## conv_top
module conv_top
#(
    parameter DATA_WIDTH  = 8,
    parameter KERNEL_SIZE = 25
)
(
    input  logic                     i_clk,
    input  logic                     i_arstn,
	input  logic                     i_arstn_perf,
	input  logic                     i_enable_count2,
    input  logic                     i_ready,
    input  logic                     i_valid,
    input  logic [KERNEL_SIZE - 1:0] i_bit_X,
    input  logic [KERNEL_SIZE - 1:0] i_bit_K,
    output logic [              1:0] o_conv,
    output logic                     o_ready,
    output logic                     o_valid,
	output logic [             31:0] o_perf_cycle_count,
	output logic [             31:0] o_perf_cycle_count2
);
    logic [3:0] s_count;
    logic s_valid_data_in;
    logic s_valid_data_out;
	logic [KERNEL_SIZE - 1:0] s_bit_X_delayed;
	logic [KERNEL_SIZE - 1:0] s_bit_K_delayed;
    logic [1:0] s_product [KERNEL_SIZE - 1:0];
    localparam N_OF_2FA = KERNEL_SIZE - 1;
    logic [N_OF_2FA - 1:0] s_carry_in;
    logic [N_OF_2FA - 1:0] s_carry_out;
    always_ff @(posedge i_clk, negedge i_arstn) begin
        if (~ i_arstn) begin
            s_bit_X_delayed <= '0;
            s_bit_K_delayed <= '0;
        end
        else if (s_valid_data_in) begin
            s_bit_X_delayed <= i_bit_X;
            s_bit_K_delayed <= i_bit_K;
        end
    end
    genvar i;
    generate
        for (i = 0; i < KERNEL_SIZE; i++) begin : serial_multipier
            serial_mul #(
                .DATA_WIDTH ( DATA_WIDTH )
            ) S_MUL0 (
                .i_clk     ( i_clk              ),
                .i_arstn   ( i_arstn            ),
                .i_valid   ( s_valid_data_in    ),
                .i_a       ( s_bit_X_delayed[i] ),
                .i_b       ( s_bit_K_delayed[i] ),
                .o_product ( s_product[i]       )
            );
        end
    endgenerate
    counter COUNT0 (
        .i_clk   ( i_clk           ),
  ...
export LEC_CHECK = 0
export CAP_MARGIN = 20
export CORE_MARGIN = 2
export CORE_UTILIZATION = 57
export CTS_CLUSTER_SIZE = 99
export SLEW_MARGIN = 20
create_clock -name core_clock -period 5.59 [get_ports {i_clk}]
run.sh (not shown) runs the stock make flow with config.mk's settings and CLKGATE_MAP_FILE=.
The starting point ran to the end with violations: negative setup slack.
Edit:
CORE_UTILIZATION = 70   (was 57)
CTS_CLUSTER_DIAMETER = 141   (was not set)
CTS_CLUSTER_SIZE = not set   (was 99)
SETUP_SLACK_MARGIN = 1.17   (was not set)
clock period = 7.86 ns   (was 5.59 ns; I/O delays follow)
Effect:
- With this change the flow finished clean
- combinational power goes down by 42%
- worst setup slack gets better by 1.7 ns
- final area goes down by 7.0%
- clock power goes down by 33%
- die size goes down by 18%
- final cell count goes down by 13%
- global-route usage goes up by 3.4 points
- count of clock-buffer cells in the layout goes down by 4
- critical path depth goes down by 2
- sequential share of layout area goes up by 2.9 points
Edit:
CTS_CLUSTER_DIAMETER = not set   (was 141)
CTS_CLUSTER_SIZE = 27   (was not set)
SETUP_SLACK_MARGIN = 0.77   (was 1.17)
clock period = 5.05 ns   (was 7.86 ns; I/O delays follow)
=>
- This time the run finished but fails on negative setup slack
- synthesized area is unchanged
- global-route usage grows by 2.6 points
- non-clock buffer count rises by 347
Edit:
CORE_UTILIZATION = 65   (was 70)
CTS_CLUSTER_SIZE = not set   (was 27)
SETUP_SLACK_MARGIN = not set   (was 0.77)
clock period = 8.31 ns   (was 5.05 ns; I/O delays follow)
=> With this change the flow produced a clean layout; worst setup slack gets better by 2.5 ns; utilization falls by 11 points; total power falls by 46%; critical path depth rises by 2; synthesized area does not change; clock power falls by 37%; register-to-register slack gets better by 3.3 ns.
Edit:
ABC_AREA = 1   (was not set)
CORE_UTILIZATION = 66   (was 65)
CTS_CLUSTER_SIZE = 97   (was not set)
clock period = 7.04 ns   (was 8.31 ns; I/O delays follow)
What happened: Now the flow ran to the end with violations: negative setup slack; non-clock buffer count came out higher by 336; clock-buffer cell count came out lower by 5; total power came out higher by 26%; register-to-register slack is worse by 1.0 ns; via count came out higher by 38%; synthesized cell count came out higher by 57%; combinational power came out higher by 39%; setup slack is worse by 0.77 ns; worst hold slack barely changes.


Setup of run A:
Starting RTL as in the previous note.
Settings: LEC_CHECK=0, CAP_MARGIN=5, CORE_MARGIN=2, CORE_UTILIZATION=72, CTS_CLUSTER_DIAMETER=141, CTS_CLUSTER_SIZE=27, SETUP_SLACK_MARGIN=1.46, SLEW_MARGIN=20; clock period 5.05 ns.
The layout from run A, despite a flow that completed every stage, fails the layout checks, with the failing checks listed as negative setup slack.
> inputs changed (run A -> run B)
- PLACE_DENSITY: unset -> 0.63
- TNS_END_PERCENT: unset -> 100
- CTS_CLUSTER_DIAMETER: 141 -> 29
- HOLD_SLACK_MARGIN: unset -> 0.29
- CAP_MARGIN: 5 -> 35
- SETUP_SLACK_MARGIN: 1.46 -> 1.34
### Flow results
Run B reports a higher share of the clock period used by the worst path after layout than run A does.
Logic share of the area in run B is 4.3 points below run A.
The layout from run B, despite a flow that completed every stage, fails the layout checks, with the failing checks listed as negative setup slack.
Per the comparison of run B with run A, internal power component went up 37%, I/O pin count held, combinational gate area held, shortest clock period the worst path allows after layout went up 0.26 ns, maximum frequency from static timing analysis went down 4.9 MHz.
According to the power report, total power for run B is higher than for run A.
[inputs] run C vs run B
- CAP_MARGIN changed from 35 to 20
- HOLD_SLACK_MARGIN changed from 0.29 to -0.09
- TNS_END_PERCENT changed from 100 to 5
--- outcome ---
On final-layout worst hold slack, run C does worse than run B.
The final reports for run C and run B show placer congestion estimate higher in the former.
[flow] run C | stages: complete | final checks: fail | reason: negative setup slack
Comparing run C against run B, there is no change at all in area of the core region.
Of run C and run B, run B shows the higher clock skew, with run C below it.
Part of the total power dissipated in the clock network: run C vs run B up 1.0 points
Worst setup slack up 0.044 ns in run C wrt run B


conv_top again, from the RTL that the note above started with.
export LEC_CHECK = 0
export CAP_MARGIN = 20
export CORE_MARGIN = 2
export CORE_UTILIZATION = 72
export CTS_CLUSTER_DIAMETER = 371
export CTS_CLUSTER_SIZE = 10
export PLACE_DENSITY_LB_ADDON = 0.19
export SETUP_SLACK_MARGIN = 0.57
export SLEW_MARGIN = 20
create_clock -name core_clock -period 5.59 [get_ports {i_clk}]
The baseline finished with setup timing left.
Then changed:
- CAP_MARGIN: 20 -> 40
- CTS_CLUSTER_DIAMETER: 371 -> not set
- CTS_CLUSTER_SIZE: 10 -> not set
- PLACE_DENSITY_LB_ADDON: 0.19 -> not set
- SETUP_SLACK_MARGIN: 0.57 -> not set
- clock period: 5.59 -> 11.6 ns (I/O delays scaled with it)
What happened:
- This time the run completed without violations
- final area fell by a few percent
- global-route usage fell by 3.7 points
- total power fell by well over a third
- wire length fell by about a fifth
- register-to-register slack gets better by 6.0 ns
- non-clock buffer count fell by 341
- final cell count fell by a little under a tenth
- die area does not change
- sequential power fell by well over a third
Then changed:
- CAP_MARGIN: 40 -> 20
- CORE_UTILIZATION: 72 -> 40
- clock period: 11.6 -> 8.74 ns (I/O delays scaled with it)
What happened:
- The changed run completed without violations
- sequential power climbs by a quarter to a third
- register-to-register slack degrades by 2.8 ns
- wire length rises slightly
- cell area goes up slightly
Then changed:
- CORE_UTILIZATION: 40 -> 66
- clock period: 8.74 -> 10.6 ns (I/O delays scaled with it)
Clock skew shrinks by 0.0067 ns.
Die size shrinks by 39%.
Global-route usage grows by 8.3 points.
Core utilization grows by 29 points.
Final area shrinks by 2.1%.
Then changed:
- CORE_UTILIZATION: 66 -> 35
- clock period: 10.6 -> 9.1 ns (I/O delays scaled with it)
Outcome: Non-clock buffer count is unchanged. Cell count grows by 19%. Design area goes up by 2.6%.


conv_top again, from the RTL that the note above started with.
## conv_top
module conv_top
#(
    parameter DATA_WIDTH  = 8,
    parameter KERNEL_SIZE = 25
)
(
    input  logic                     i_clk,
    input  logic                     i_arstn,
	input  logic                     i_arstn_perf,
	input  logic                     i_enable_count2,
    input  logic                     i_ready,
    input  logic                     i_valid,
    input  logic [KERNEL_SIZE - 1:0] i_bit_X,
    input  logic [KERNEL_SIZE - 1:0] i_bit_K,
    output logic [              1:0] o_conv,
    output logic                     o_ready,
    output logic                     o_valid,
	output logic [             31:0] o_perf_cycle_count,
	output logic [             31:0] o_perf_cycle_count2
);
==> flow/config.mk <==
export PLATFORM = sky130hd
export DESIGN_NAME = conv_top
export DESIGN_NICKNAME = conv_top
export VERILOG_FILES = /design/flow/design.v
export SDC_FILE = /design/flow/constraint.sdc
export NUM_CORES = 4
export LEC_CHECK = 0
export CAP_MARGIN = 20
export CORE_MARGIN = 2
export CORE_UTILIZATION = 72
export CTS_CLUSTER_DIAMETER = 259
export CTS_CLUSTER_SIZE = 20
export GPL_ROUTABILITY_DRIVEN = 1
export MAX_ROUTING_LAYER = met4
export MIN_ROUTING_LAYER = met1
export PLACE_DENSITY_LB_ADDON = 0.01
export SETUP_SLACK_MARGIN = 1.45
export SLEW_MARGIN = 30
export TNS_END_PERCENT = 5
==> flow/constraint.sdc <==
create_clock -name core_clock -period 5.09 [get_ports {i_clk}]
set_input_delay 1.0180 -clock core_clock [delete_from_list [all_inputs] [get_ports {i_clk}]]
set_output_delay 1.0180 -clock core_clock [all_outputs]
set_load 0.01 [all_outputs]
The starting point finished but failed the layout checks on negative setup slack.
Next try:
CORE_UTILIZATION = 38   (was 72)
CTS_CLUSTER_DIAMETER = not set   (was 259)
CTS_CLUSTER_SIZE = not set   (was 20)
GPL_ROUTABILITY_DRIVEN = not set   (was 1)
MAX_ROUTING_LAYER = not set   (was met4)
MIN_ROUTING_LAYER = not set   (was met1)
PLACE_DENSITY_LB_ADDON = not set   (was 0.01)
SETUP_SLACK_MARGIN = not set   (was 1.45)
SLEW_MARGIN = 20   (was 30)
TNS_END_PERCENT = not set   (was 5)
clock period = 16.8 ns   (was 5.09 ns; I/O delays follow)
Now the flow finished clean.
Total power is lower by 69%.
Cell count is higher by about 9%.
Hold slack is better by 0.054 ns.
Clock-buffer cell count is higher by 63.
Critical path depth is lower by 2.
Utilization is lower by 40 points.
Sequential power is lower by about 70%.
Clock skew is higher by 0.0080 ns.
Next try:
CAP_MARGIN = 40   (was 20)
CORE_UTILIZATION = 72   (was 38)
SETUP_SLACK_MARGIN = 2.83   (was not set)
TNS_END_PERCENT = 5   (was not set)
clock period = 9.81 ns   (was 16.8 ns; I/O delays follow)
What happened: Hold slack gets better by 0.0053 ns. Power came out higher by 75%. Count of clock-buffer cells in the layout came out lower by 2. Sequential cell count does not change. Clock skew shrinks by 0.0049 ns. Worst setup slack loses 5.0 ns. Global-route usage went up by 12 points.
Next try:
CAP_MARGIN = 20   (was 40)
CORE_UTILIZATION = 65   (was 72)
SETUP_SLACK_MARGIN = not set   (was 2.83)
TNS_END_PERCENT = not set   (was 5)
clock period = 9.79 ns   (was 9.81 ns; I/O delays follow)
What happened: The changed run produced a clean layout. Total power goes down by 6.1%. Non-clock buffer count went down by 36. Synthesized cell count stays the same. Die area went up by 11%. Sequential share of layout area rises by 0.23 points. Global-route usage falls by 3.5 points. Clock skew stays flat. Sequential power hardly moves. Via count is lower by 1.9%. Core utilization goes down by 8.0 points.
Next try:
CORE_MARGIN = 3   (was 2)
CORE_UTILIZATION = 40   (was 65)
SLEW_MARGIN = 35   (was 20)
clock period = 5.68 ns   (was 9.79 ns; I/O delays follow)
What happened: The changed run finished with negative setup slack left; cell count rose by 22%; clock-buffer cell count rose by 5; register-to-register slack is worse by 3.9 ns; setup slack is worse by 2.7 ns; wire length rose by 12%; cell area rose by 8.6%; global-route usage fell by 7.2 points.
Next try:
ABC_AREA = 1   (was not set)
CORE_ASPECT_RATIO = 0.82   (was not set)
CORE_MARGIN = 8   (was 3)
CTS_CLUSTER_DIAMETER = 160   (was not set)
GPL_TIMING_DRIVEN = 0   (was not set)
HOLD_SLACK_MARGIN = 0.12   (was not set)
The new run finished with negative setup slack left.
Critical path depth went up by 1.
Total power went down by 9.9%.
Synthesized area went up by 3.3%.
Final cell count went up by about 30%.
Power is estimated from default activity; no workload was simulated.
